==> 03-10: inputs <==
## sram_logger
module sram_logger(
    input         CLK_48MHZ,
    input         RESET,           
    input         READ_CMD,
    input  [79:0] GEIG_DATA,
    input  [79:0] MAG_DATA,
    input  [31:0] SRAM_D_IN,
    output [17:0] SRAM_A,
    output [3:0]  SRAM_SRBS,
    output        SRAM_CE,
    output        SRAM_WE,
    output        SRAM_OE,
    output [15:0] SRAM_D_OUT,
    output        SRAM_D_OE,
    output [15:0] DATA_READ,
    output [17:0] W_ADDRESS,
    output        W_CHIP_SELECT,
    output [17:0] R_ADDRESS,
    output        R_CHIP_SELECT
);
Settings: LEC_CHECK=0, ABC_AREA=0, CAP_MARGIN=25, CORE_MARGIN=2, CORE_UTILIZATION=69, CTS_CLUSTER_SIZE=37, GPL_TIMING_DRIVEN=1, MAX_ROUTING_LAYER=met4, PLACE_DENSITY=0.61, SETUP_SLACK_MARGIN=1.11, SLEW_MARGIN=20, TNS_END_PERCENT=15; clock period 4.87 ns.
run.sh (not shown) runs the stock make flow with config.mk's settings and CLKGATE_MAP_FILE=.
==> inputs of 11-11, as changes to 03-10 <==
ABC_AREA = 1   (was 0)
CAP_MARGIN = 0   (was 25)
CELL_PAD_IN_SITES_GLOBAL_PLACEMENT = 2   (was default)
CORE_MARGIN = 3   (was 2)
CORE_UTILIZATION = 54   (was 69)
CTS_CLUSTER_SIZE = 65   (was 37)
HOLD_SLACK_MARGIN = 0.1   (was default)
PLACE_DENSITY = 0.52   (was 0.61)
SETUP_SLACK_MARGIN = 2.24   (was 1.11)
SLEW_MARGIN = 10   (was 20)
TNS_END_PERCENT = 90   (was 15)
==> flow/constraint.sdc (replaced) <==
create_clock -name core_clock -period 7.65 [get_ports {CLK_48MHZ}]
set_input_delay 1.5300 -clock core_clock [delete_from_list [all_inputs] [get_ports {CLK_48MHZ}]]
set_output_delay 1.5300 -clock core_clock [all_outputs]
set_load 0.01 [all_outputs]
==> qor summary <==
Status: 03-10 stopped before the end; 11-11 stopped before the end
Failing step: 03-10 5_1_grt; 11-11 3_1_place_gp_skip_io
Instance tally after logic synthesis: 03-10 2416; 11-11 3198
Nets in the synthesized netlist: 03-10 2632; 11-11 3414
Core Footprint: 03-10 36400 um2; 11-11 48100 um2
Area share of the largest cell type after synthesis: 03-10 48.5%; 11-11 46.2%
Area of the synthesized netlist per yosys stat: 03-10 25400 um2; 11-11 26600 um2
Mux cell area share: 03-10 4.98%; 11-11 0.762%
Average cell area after synthesis: 03-10 10.5 um2; 11-11 8.32 um2
Xor/xnor cell area share of the yosys netlist: 03-10 7.05%; 11-11 2.93%
Number of cells in the yosys synthesis report: 03-10 2416; 11-11 3198
Adder and majority gate portion of the synthesized area: 03-10 1.08%; 11-11 0.988%
Area of the die: 03-10 38300 um2; 11-11 51900 um2
Area of the mapped netlist: 03-10 25400 um2; 11-11 26600 um2
Number of distinct library cells after synthesis: 03-10 65; 11-11 54
Most popular library cell in the synthesized design by count: 03-10 sky130_fd_sc_hd__dfrtp_1; 11-11 sky130_fd_sc_hd__nand2_1
Ao+oa area frac: 03-10 16.0%; 11-11 9.85%
Width of the chip: 03-10 196 um; 11-11 228 um
Chip height: 03-10 196 um; 11-11 228 um
Seq/Total Area, Yosys: 03-10 55.3%; 11-11 52.7%
Site Rows: 03-10 70; 11-11 80
Simple logic cell fraction of the synthesized area: 03-10 11.2%; 11-11 24.6%

==> yarrow <==
Starting RTL as in the previous note.
make LEC_CHECK=0 ABC_AREA=0 CAP_MARGIN=25 CORE_MARGIN=2 CORE_UTILIZATION=69 CTS_CLUSTER_SIZE=83 GPL_TIMING_DRIVEN=1 MAX_ROUTING_LAYER=met4 PLACE_DENSITY=0.67 SLEW_MARGIN=20 TNS_END_PERCENT=15 finish   # period 4.83 ns
==> amber (differences from yarrow) <==
CORE_ASPECT_RATIO = 0.72   (was unset)
CORE_MARGIN = 3   (was 2)
CORE_UTILIZATION = 72   (was 69)
CTS_CLUSTER_DIAMETER = 39   (was unset)
PLACE_DENSITY = unset   (was 0.67)
PLACE_DENSITY_LB_ADDON = 0.29   (was unset)
SETUP_SLACK_MARGIN = 0.75   (was unset)
SLEW_MARGIN = 0   (was 20)
==> flow/constraint.sdc (replaced) <==
create_clock -name core_clock -period 4.9 [get_ports {CLK_48MHZ}]
set_input_delay 0.9800 -clock core_clock [delete_from_list [all_inputs] [get_ports {CLK_48MHZ}]]
set_output_delay 0.9800 -clock core_clock [all_outputs]
set_load 0.01 [all_outputs]
==> comparison <==
yarrow aborted during 5_1_grt. amber did not get past 4_1_cts.
Against amber, the die size of yarrow is higher by 2.0%.
In synthesized cell count, yarrow and amber do not differ.
Area after synthesis is the same in amber and yarrow.

==> build 92 <==
sram_logger again, from the RTL that the note above started with.
export LEC_CHECK = 0
export ABC_AREA = 0
export CAP_MARGIN = 15
export CORE_MARGIN = 2
export CORE_UTILIZATION = 66
export CTS_CLUSTER_SIZE = 83
export GPL_TIMING_DRIVEN = 1
export MAX_ROUTING_LAYER = met4
export PLACE_DENSITY = 0.61
export SETUP_SLACK_MARGIN = 1.11
export SLEW_MARGIN = 20
export TNS_END_PERCENT = 15
create_clock -name core_clock -period 4.87 [get_ports {CLK_48MHZ}]
==> inputs of build 38, as changes to build 92 <==
==> flow/config.mk (replaced) <==
export PLATFORM = sky130hd
export DESIGN_NAME = sram_logger
export DESIGN_NICKNAME = sram_logger
export VERILOG_FILES = /design/flow/design.v
export SDC_FILE = /design/flow/constraint.sdc
export NUM_CORES = 4
export LEC_CHECK = 0
export CAP_MARGIN = 20
export CORE_MARGIN = 2
export CORE_UTILIZATION = 40
export SLEW_MARGIN = 20
==> flow/constraint.sdc (replaced) <==
create_clock -name core_clock -period 10.0 [get_ports {CLK_48MHZ}]
set_input_delay 2.0000 -clock core_clock [delete_from_list [all_inputs] [get_ports {CLK_48MHZ}]]
set_output_delay 2.0000 -clock core_clock [all_outputs]
set_load 0.01 [all_outputs]
==> qor summary <==
Die Ht: build 92 200 um; build 38 255.8 um
Post-DP Area: build 92 31750 um2; build 38 28760 um2
Core Util at FP: build 92 0.6715; build 38 0.4034
Total half-perimeter wirelength after legalization and detailed placement: build 92 59870 um; build 38 55950 um
Site row count: build 92 71; build 38 92
Number of gates given a new drive strength after cts: build 92 556; build 38 0
Final estimated routing congestion in global placement: build 92 0.9611; build 38 0.8548
Floorplan Core Area: build 92 37760 um2; build 38 62850 um2
Placed cells: build 92 3477; build 38 3401
Die W: build 92 200 um; build 38 255.8 um
Post-placement worst setup slack: build 92 -1.222 ns; build 38 1.941 ns
Run status: build 92 did not finish; build 38 no timing/DRC/antenna violations
Last stage reached: build 92 5_1_grt; build 38 -
Num CTS Buffers: build 92 56; build 38 61
Cells after synthesis: build 92 2416; build 38 2416
Post-CTS setup-driven buffer insertion count: build 92 22; build 38 0
Warnings from Yosys: build 92 2; build 38 2
Die Footprint: build 92 40000 um2; build 38 65420 um2
Top-area cell share: build 92 0.4846; build 38 0.4846
